==> run a <==
==> flow/design.v <==
`timescale 1ns / 1ps
module BlockA(
	input a,
	input b,
	input c_in,
	output s,
	output g,
	output p
	);
assign s = a ^ b ^ c_in;
assign g = a & b;
assign p = a | b;
endmodule
module BlockB(
	input c_in,
	input G_ij,
	input G_jk,
	input P_ij,
	input P_jk,
	output c_pass,
	output c_out,
	output G_out,
	output P_out
	);
assign G_out = G_jk | (P_jk & G_ij);
assign P_out = P_jk & P_ij;
assign c_pass = c_in;
assign c_out = G_ij | (P_ij & c_in);
endmodule
`timescale 1ns / 1ps
module EightBitAdder(
    input [7:0] a,
    input [7:0] b,
	 input carry_in,
    output [7:0] s,
    output carry_out
    );
		wire c [0:14];
		wire g [0:14];
		wire p [0:14];
		assign c[14] = carry_in;
		assign carry_out = g[14]|(p[14]&carry_in);
		generate
		genvar i;
			for(i = 0; i<8; i = i+1)
			begin: Block_Generator
				BlockA A(
					.a(a[i]),
					.b(b[i]),
					.s(s[i]),
					.g(g[i]),
					.p(p[i]),
					.c_in(c[i])
					);
				if	(i < 7)
					BlockB B(
						.c_in(c[i+8]),
						.c_pass(c[2*i]),
						.c_out(c[2*i+1]),
						.G_ij(g[2*i]),
						.G_jk(g[2*i+1]),
						.G_out(g[i+8]),
						.P_ij(p[2*i]),
						.P_jk(p[2*i+1]),
						.P_out(p[i+8])
						);
			end
		endgenerate
endmodule
`timescale 1ns / 1ps
module AddSubCLA129Bits(
		input [128:0] a,
		input [128:0] b,
		input add_sub,
		output [128:0] s,
		output carry_out
		);
		wire c [0:254];
		wire g [0:254];
		wire p [0:254];
		wire b_add_sub [128:0];
		wire [1:0] g_con, p_con;
		wire c_con;
		assign carry_out = (g_con[1]|(p_con[1]&add_sub))^add_sub;
		generate
		genvar i;
			for(i = 0; i<129; i = i+1)
			begin: Block_Generator
				if (i < 128)
					BlockA A(
						.a(a[i]),
						.b(b_add_sub[i]),
						.s(s[i]),
						.g(g[i]),
						.p(p[i]),
						.c_in(c[i])
						);
				if	(i < 127)
					BlockB B(
						.c_in(c[i+128]),
						.c_pass(c[2*i]),
						.c_out(c[2*i+1]),
						.G_ij(g[2*i]),
						.G_jk(g[2*i+1]),
						.G_out(g[i+128]),
						.P_ij(p[2*i]),
						.P_jk(p[2*i+1]),
						.P_out(p[i+128])
						);
				assign b_add_sub[i] = b[i]^add_sub;
			end
		endgenerate
		BlockA LastBit_A(
			.a(a[128]),
			.b(b_add_sub[128]),
			.s(s[128]),
			.g(g_con[0]),
			.p(p_con[0]),
			.c_in(c_con)
			);
		BlockB B_08(
			.c_in(add_sub),
			.c_pass(c[254]),
			.c_out(c_con),
			.G_ij(g[254]),
			.G_jk(g_con[0]),
			.G_out(g_con[1]),
			.P_ij(p[254]),
			.P_jk(p_con[0]),
			.P_out(p_con[1])
			);
endmodule
`timescale 1ns / 1ps
module SequentialNonrestoringDivider128Bit(
    input [127:0] dividend_q,
    input [127:0] divisor_m,
    input clk,
	 input reset_n,
    output [127:0] quotient,
	 output [127:0] remainder,
	 output done
    );
	parameter [2:0] 	START = 3'b000,
							SHIFT = 3'b001,
							ACCUM = 3'b010,
							FIX_REMAINDER = 3'b011,
							DONE = 3'b100;
	reg [2:0] state;
	reg [7:0] count;
	reg [127:0] q_shift;
	reg [129:0] a_shift;
	reg add_sub_control;
	wire [129:0] add_sub_out;
	wire [7:0] count_plusone;
	EightBitAdder count_inc (
		.a(count),
		.b(8'b0),
		.carry_in(1'b1),
		.s(count_plusone),
		.carry_out()
		);
	wire add_sub_carry;
	AddSubCLA129Bits add_sub (
		.a(a_shift[128:0]), 
		.b({1'b0, divisor_m}), 
		.add_sub(add_sub_control), 
		.s(add_sub_out[128:0]), 
		.carry_out(add_sub_carry)
		);
	assign add_sub_out[129] = a_shift[129] ^ add_sub_carry;
	always @(posedge clk or negedge reset_n)
	begin
		if (!reset_n) 
			state <= START;
		else
		begin
			case (state)
				START: 			begin
									q_shift <= dividend_q;
									a_shift <= 130'h0;
									add_sub_control <= 1;
									count <= 8'h00;
									state <= SHIFT;
									end
				SHIFT: 			begin
									count <= count + 1;
									{a_shift, q_shift} <= {a_shift[128:0], q_shift, 1'b0};
									state <= ACCUM;
									end
				ACCUM:			begin
									a_shift <= add_sub_out[129:0];
									if (add_sub_out[129])
										begin
										add_sub_control <= 0;
										q_shift[0] <= 0;
										end
									else
										begin
										add_sub_control <= 1;
										q_shift[0] <= 1;
										end
									state <= (count == 8'b10000000)? FIX_REMAINDER : SHIFT;
									end
				FIX_REMAINDER:	begin
									if (a_shift[129])
										begin
										add_sub_control <= 0;
										a_shift <= add_sub_out[129:0];
										state <= FIX_REMAINDER;
										end
									else
										begin
										state <= DONE;
										end
									end
				DONE:				begin
									state <= DONE;
									end
			endcase
		end
	end
	assign done = state[2];
	assign quotient = q_shift;
	assign remainder = a_shift[127:0];
endmodule
==> flow/run.sh <==
#!/bin/bash
# the make line also repeats each setting of config.mk as NAME=value (left out here)
make -C /OpenROAD-flow-scripts/flow DESIGN_CONFIG=/design/flow/config.mk WORK_HOME=/design/flow/orfs CLKGATE_MAP_FILE= finish
==> flow/config.mk <==
export PLATFORM = sky130hd
export DESIGN_NAME = SequentialNonrestoringDivider128Bit
export DESIGN_NICKNAME = SequentialNonrestoringDivider128Bit
export VERILOG_FILES = /design/flow/design.v
export SDC_FILE = /design/flow/constraint.sdc
export NUM_CORES = 4
export LEC_CHECK = 0
export ABC_AREA = 1
export CAP_MARGIN = 20
export CORE_MARGIN = 2
export CORE_UTILIZATION = 72
export CTS_CLUSTER_DIAMETER = 94
export CTS_CLUSTER_SIZE = 85
export SLEW_MARGIN = 20
==> flow/constraint.sdc <==
create_clock -name core_clock -period 3.27 [get_ports {clk}]
set_input_delay 0.6540 -clock core_clock [delete_from_list [all_inputs] [get_ports {clk}]]
set_output_delay 0.6540 -clock core_clock [all_outputs]
set_load 0.01 [all_outputs]
==> run b (differences from run a) <==
Settings changed: ABC_AREA 1 to default, CORE_UTILIZATION 72 to 40, CTS_CLUSTER_DIAMETER 94 to default, CTS_CLUSTER_SIZE 85 to default.
==> flow/constraint.sdc (replaced) <==
create_clock -name core_clock -period 5.26 [get_ports {clk}]
set_input_delay 1.0520 -clock core_clock [delete_from_list [all_inputs] [get_ports {clk}]]
set_output_delay 1.0520 -clock core_clock [all_outputs]
set_load 0.01 [all_outputs]
==> run c (differences from run a) <==
Settings changed: ABC_AREA 1 to default, CAP_MARGIN 20 to 0, CELL_PAD_IN_SITES_GLOBAL_PLACEMENT from default to 3, CORE_ASPECT_RATIO from default to 1.5, CORE_MARGIN 2 to 4, CORE_UTILIZATION 72 to 22, CTS_CLUSTER_DIAMETER 94 to default, CTS_CLUSTER_SIZE 85 to default, GPL_ROUTABILITY_DRIVEN from default to 0, GPL_TIMING_DRIVEN from default to 0, HOLD_SLACK_MARGIN from default to -0.05, MIN_ROUTING_LAYER from default to met1, PLACE_DENSITY_LB_ADDON from default to 0.01, SETUP_SLACK_MARGIN from default to 0.11, TNS_END_PERCENT from default to 30.
==> flow/constraint.sdc (replaced) <==
create_clock -name core_clock -period 4.71 [get_ports {clk}]
set_input_delay 0.9420 -clock core_clock [delete_from_list [all_inputs] [get_ports {clk}]]
set_output_delay 0.9420 -clock core_clock [all_outputs]
set_load 0.01 [all_outputs]
==> results <==
Run c ran to the end with violations: negative setup slack. Run a did not get past global routing (5_1_grt) on GRT-0116. Run b finished with timing, DRC and antenna clean.
Between run c and run b, the lower sequential share of layout area is in run c (gap 2.3 points).
Via count: run b is smaller than run c (2.7%).
Between run c and run b, the lower clock power is in run b (gap 13%, measured against run b).
In run b the utilization is higher than in run c, by 22 points.
No activity file was given, so power comes from the tool's default toggle rates.
